run A:
## systolic_top
module systolic_top (
    input  logic         i_clk,
    input  logic         i_nrst,
    input  logic         i_reg_clear,
    input  logic         i_pe_en,
    input  logic         i_psum_out_en,
    input  logic [1:0]   i_mode,
    input  logic [63:0]  i_ifmap,    
    input  logic [7:0]   i_weight,
    output logic [127:0] o_ofmap     
);
For scale: roughly 7000 cells after synthesis, roughly 310 flip-flops, ~210 I/O pins, about 0.056 mm^2 of cells after synthesis.
make LEC_CHECK=0 CAP_MARGIN=20 CORE_MARGIN=2 CORE_UTILIZATION=65 CTS_CLUSTER_SIZE=40 MAX_ROUTING_LAYER=met4 SETUP_SLACK_MARGIN=1.27 SLEW_MARGIN=20 finish   # period 9.25 ns
run.sh (not shown) runs the stock make flow with config.mk's settings and CLKGATE_MAP_FILE=.
For run B, these inputs were changed with respect to run A:
- CTS_CLUSTER_SIZE: 40 -> unset
- MAX_ROUTING_LAYER: met4 -> unset
- SETUP_SLACK_MARGIN: 1.27 -> unset
- CORE_UTILIZATION: 65 -> 61
- the clock period (ns, I/O delays scaled along): 9.25 -> 7.79
[summary]
Nothing crashed in run B and all stages finished; the problem is that the final layout failed, the offending checks being setup timing. Per the comparison of run B with run A, cell count has increased, power share of the clock group went down 0.5 points. Changes observed in run B relative to run A: slew at the pin with the worst max-slew slack dropped 0.017 ns; headroom to the max-slew limit climbed 1.1 points.
> inputs changed (run B -> run C)
- CORE_UTILIZATION changed from 61 to 40
- SLEW_MARGIN changed from 20 to 0
- TNS_END_PERCENT newly set to 95
- the clock period (ns, I/O delays scaled along) changed from 7.79 to 10.0
## What came out
- Run C: full flow OK, the timing, DRC and antenna checks passed
- Taking run B as the reference point, the proportion of power drawn by the clock network of run C rises by 4.7 points.
- In run C, floorplan core density is lower than in run B.
- Cell count of the worst reg-to-reg path went down by a few percent going from run B to run C.
- On worst hold slack, run C tracks run B almost exactly.


run 1:
systolic_top again, from the RTL that the note above started with.
## systolic_top
module systolic_top (
    input  logic         i_clk,
    input  logic         i_nrst,
    input  logic         i_reg_clear,
    input  logic         i_pe_en,
    input  logic         i_psum_out_en,
    input  logic [1:0]   i_mode,
    input  logic [63:0]  i_ifmap,    
    input  logic [7:0]   i_weight,
    output logic [127:0] o_ofmap     
);
    systolic_array #(
        .DATA_WIDTH(8),
        .WIDTH(1),
        .HEIGHT(8)
    ) systolic_array_inst (
        .i_clk(i_clk),
        .i_nrst(i_nrst),
        .i_mode(i_mode),
        .i_reg_clear(i_reg_clear),
        .i_pe_en(i_pe_en),
        .i_psum_out_en(i_psum_out_en),
        .i_ifmap(i_ifmap),
        .i_weight(i_weight),
        .o_ofmap(o_ofmap)
    );
endmodule
==> flow/config.mk <==
export PLATFORM = sky130hd
export DESIGN_NAME = systolic_top
export DESIGN_NICKNAME = systolic_top
export VERILOG_FILES = /design/flow/design.v
export SDC_FILE = /design/flow/constraint.sdc
export NUM_CORES = 4
export LEC_CHECK = 0
export CAP_MARGIN = 5
export CORE_MARGIN = 2
export CORE_UTILIZATION = 72
export CTS_CLUSTER_DIAMETER = 374
export CTS_CLUSTER_SIZE = 40
export MAX_ROUTING_LAYER = met4
export SETUP_SLACK_MARGIN = 1.27
export SLEW_MARGIN = 20
==> flow/constraint.sdc <==
create_clock -name core_clock -period 9.25 [get_ports {i_clk}]
set_input_delay 1.8500 -clock core_clock [delete_from_list [all_inputs] [get_ports {i_clk}]]
set_output_delay 1.8500 -clock core_clock [all_outputs]
set_load 0.01 [all_outputs]
Tool error GRT-0232 stopped run 1 during 5_1_grt; no final results.
The inputs of run 2 differ from those of run 1 as listed below.
==> flow/config.mk <==
export PLATFORM = sky130hd
export DESIGN_NAME = systolic_top
export DESIGN_NICKNAME = systolic_top
export VERILOG_FILES = /design/flow/design.v
export SDC_FILE = /design/flow/constraint.sdc
export NUM_CORES = 4
export LEC_CHECK = 0
export CAP_MARGIN = 20
export CORE_MARGIN = 2
export CORE_UTILIZATION = 65
export SLEW_MARGIN = 20
==> flow/constraint.sdc <==
create_clock -name core_clock -period 7.83 [get_ports {i_clk}]
set_input_delay 1.5660 -clock core_clock [delete_from_list [all_inputs] [get_ports {i_clk}]]
set_output_delay 1.5660 -clock core_clock [all_outputs]
set_load 0.01 [all_outputs]
Findings:
Compared to run 1, run 2 has total clock buffers created by CTS 26 higher.
The final weighted congestion in routability-driven placement reported for run 2 is smaller than that of run 1 by about 0.46%.
Higher post-DP HPWL among run 1 and run 2: run 2
Every stage of run 2 finished as expected; the final checks, on the other hand, flagged max-capacitance violations, max-slew violations, negative setup slack, which means the layout fails.
The horizontal die dimension in run 2 sits 15 microns above the value recorded for run 1.
Lower number of placed cells counting well taps was reported by run 1, not run 2.
Run 1 → run 2: instance area after placement went up about 10%, chip height increased 5.2%, die area rose by 11%, H-tree level count moved up, worst slack after detailed placement fell by 1.03 ns.
[inputs] run 3 vs run 2
-- flow/config.mk --
<<< run 2, line 8
export CAP_MARGIN = 20
export CORE_MARGIN = 2
export CORE_UTILIZATION = 65
export SLEW_MARGIN = 20
>>> run 3, line 8
export CAP_MARGIN = 20
export CORE_MARGIN = 2
export CORE_UTILIZATION = 40
export SLEW_MARGIN = 20
==> flow/constraint.sdc <==
create_clock -name core_clock -period 9.65 [get_ports {i_clk}]
set_input_delay 1.9300 -clock core_clock [delete_from_list [all_inputs] [get_ports {i_clk}]]
set_output_delay 1.9300 -clock core_clock [all_outputs]
set_load 0.01 [all_outputs]
Notes after the runs:
[run 2] flow finished | final checks: failed | reasons: max-capacitance violations, max-slew violations, negative setup slack
Run 3: done, clean on timing, DRC and antenna
Run 3 vs run 2, data arrival time of the critical path went down by 0.11 ns.
Run 3 vs. run 2: die size went up by 0.055 sq mm.
Run 3 vs run 2 — required time at the endpoint of the critical path rose 1.79 ns.
Run 3 against run 2; total placed instance area is down by a little under 10%.
Compared with run 2, run 3 shows a met1 routing resource usage after global routing that is 17 points lower.
The run showing the greater sum of negative setup slack is run 3.
Taking run 2 as the reference, in run 3 wire length saw a decrease, part of the power in combinational logic saw a decrease.
Relative to run 3, the following input files were edited for run 4:
-- flow/config.mk --
<<< run 3, line 8
export CAP_MARGIN = 20
export CORE_MARGIN = 2
export CORE_UTILIZATION = 40
export SLEW_MARGIN = 20
>>> run 4, line 8
export CAP_MARGIN = 20
export CORE_MARGIN = 2
export CORE_UTILIZATION = 72
export CTS_CLUSTER_SIZE = 37
export PLACE_DENSITY = 0.8
export SLEW_MARGIN = 20
export TNS_END_PERCENT = 5
==> flow/constraint.sdc <==
create_clock -name core_clock -period 7.83 [get_ports {i_clk}]
set_input_delay 1.5660 -clock core_clock [delete_from_list [all_inputs] [get_ports {i_clk}]]
set_output_delay 1.5660 -clock core_clock [all_outputs]
set_load 0.01 [all_outputs]
==> results <==
Status: run 4 FAILED at 5_1_grt (tool error). Higher placed cell count was reported by run 4, not run 3. Compared with run 3, in run 4 final estimated routing congestion in global placement increased by 9.3% relative to the old numbers, quantity of gates resized following cts rose by 219, cell area after placement +9.9%, post-synthesis share of cell area spent on and-or and or-and gates barely changed, core utilization at floorplan moved up. Going from run 3 to run 4, row count shrank by more than a quarter. Compare run 3 and run 4 | die extent in x higher: run 3. When run 4 is set beside run 3, its number of setup buffers added after CTS turns out to be 43 larger. Compared with run 3, in run 4 worst setup slack before clock tree synthesis decreased 1.30 ns; overall die height fell by about 25%.
Power is estimated from default activity; no workload was simulated.
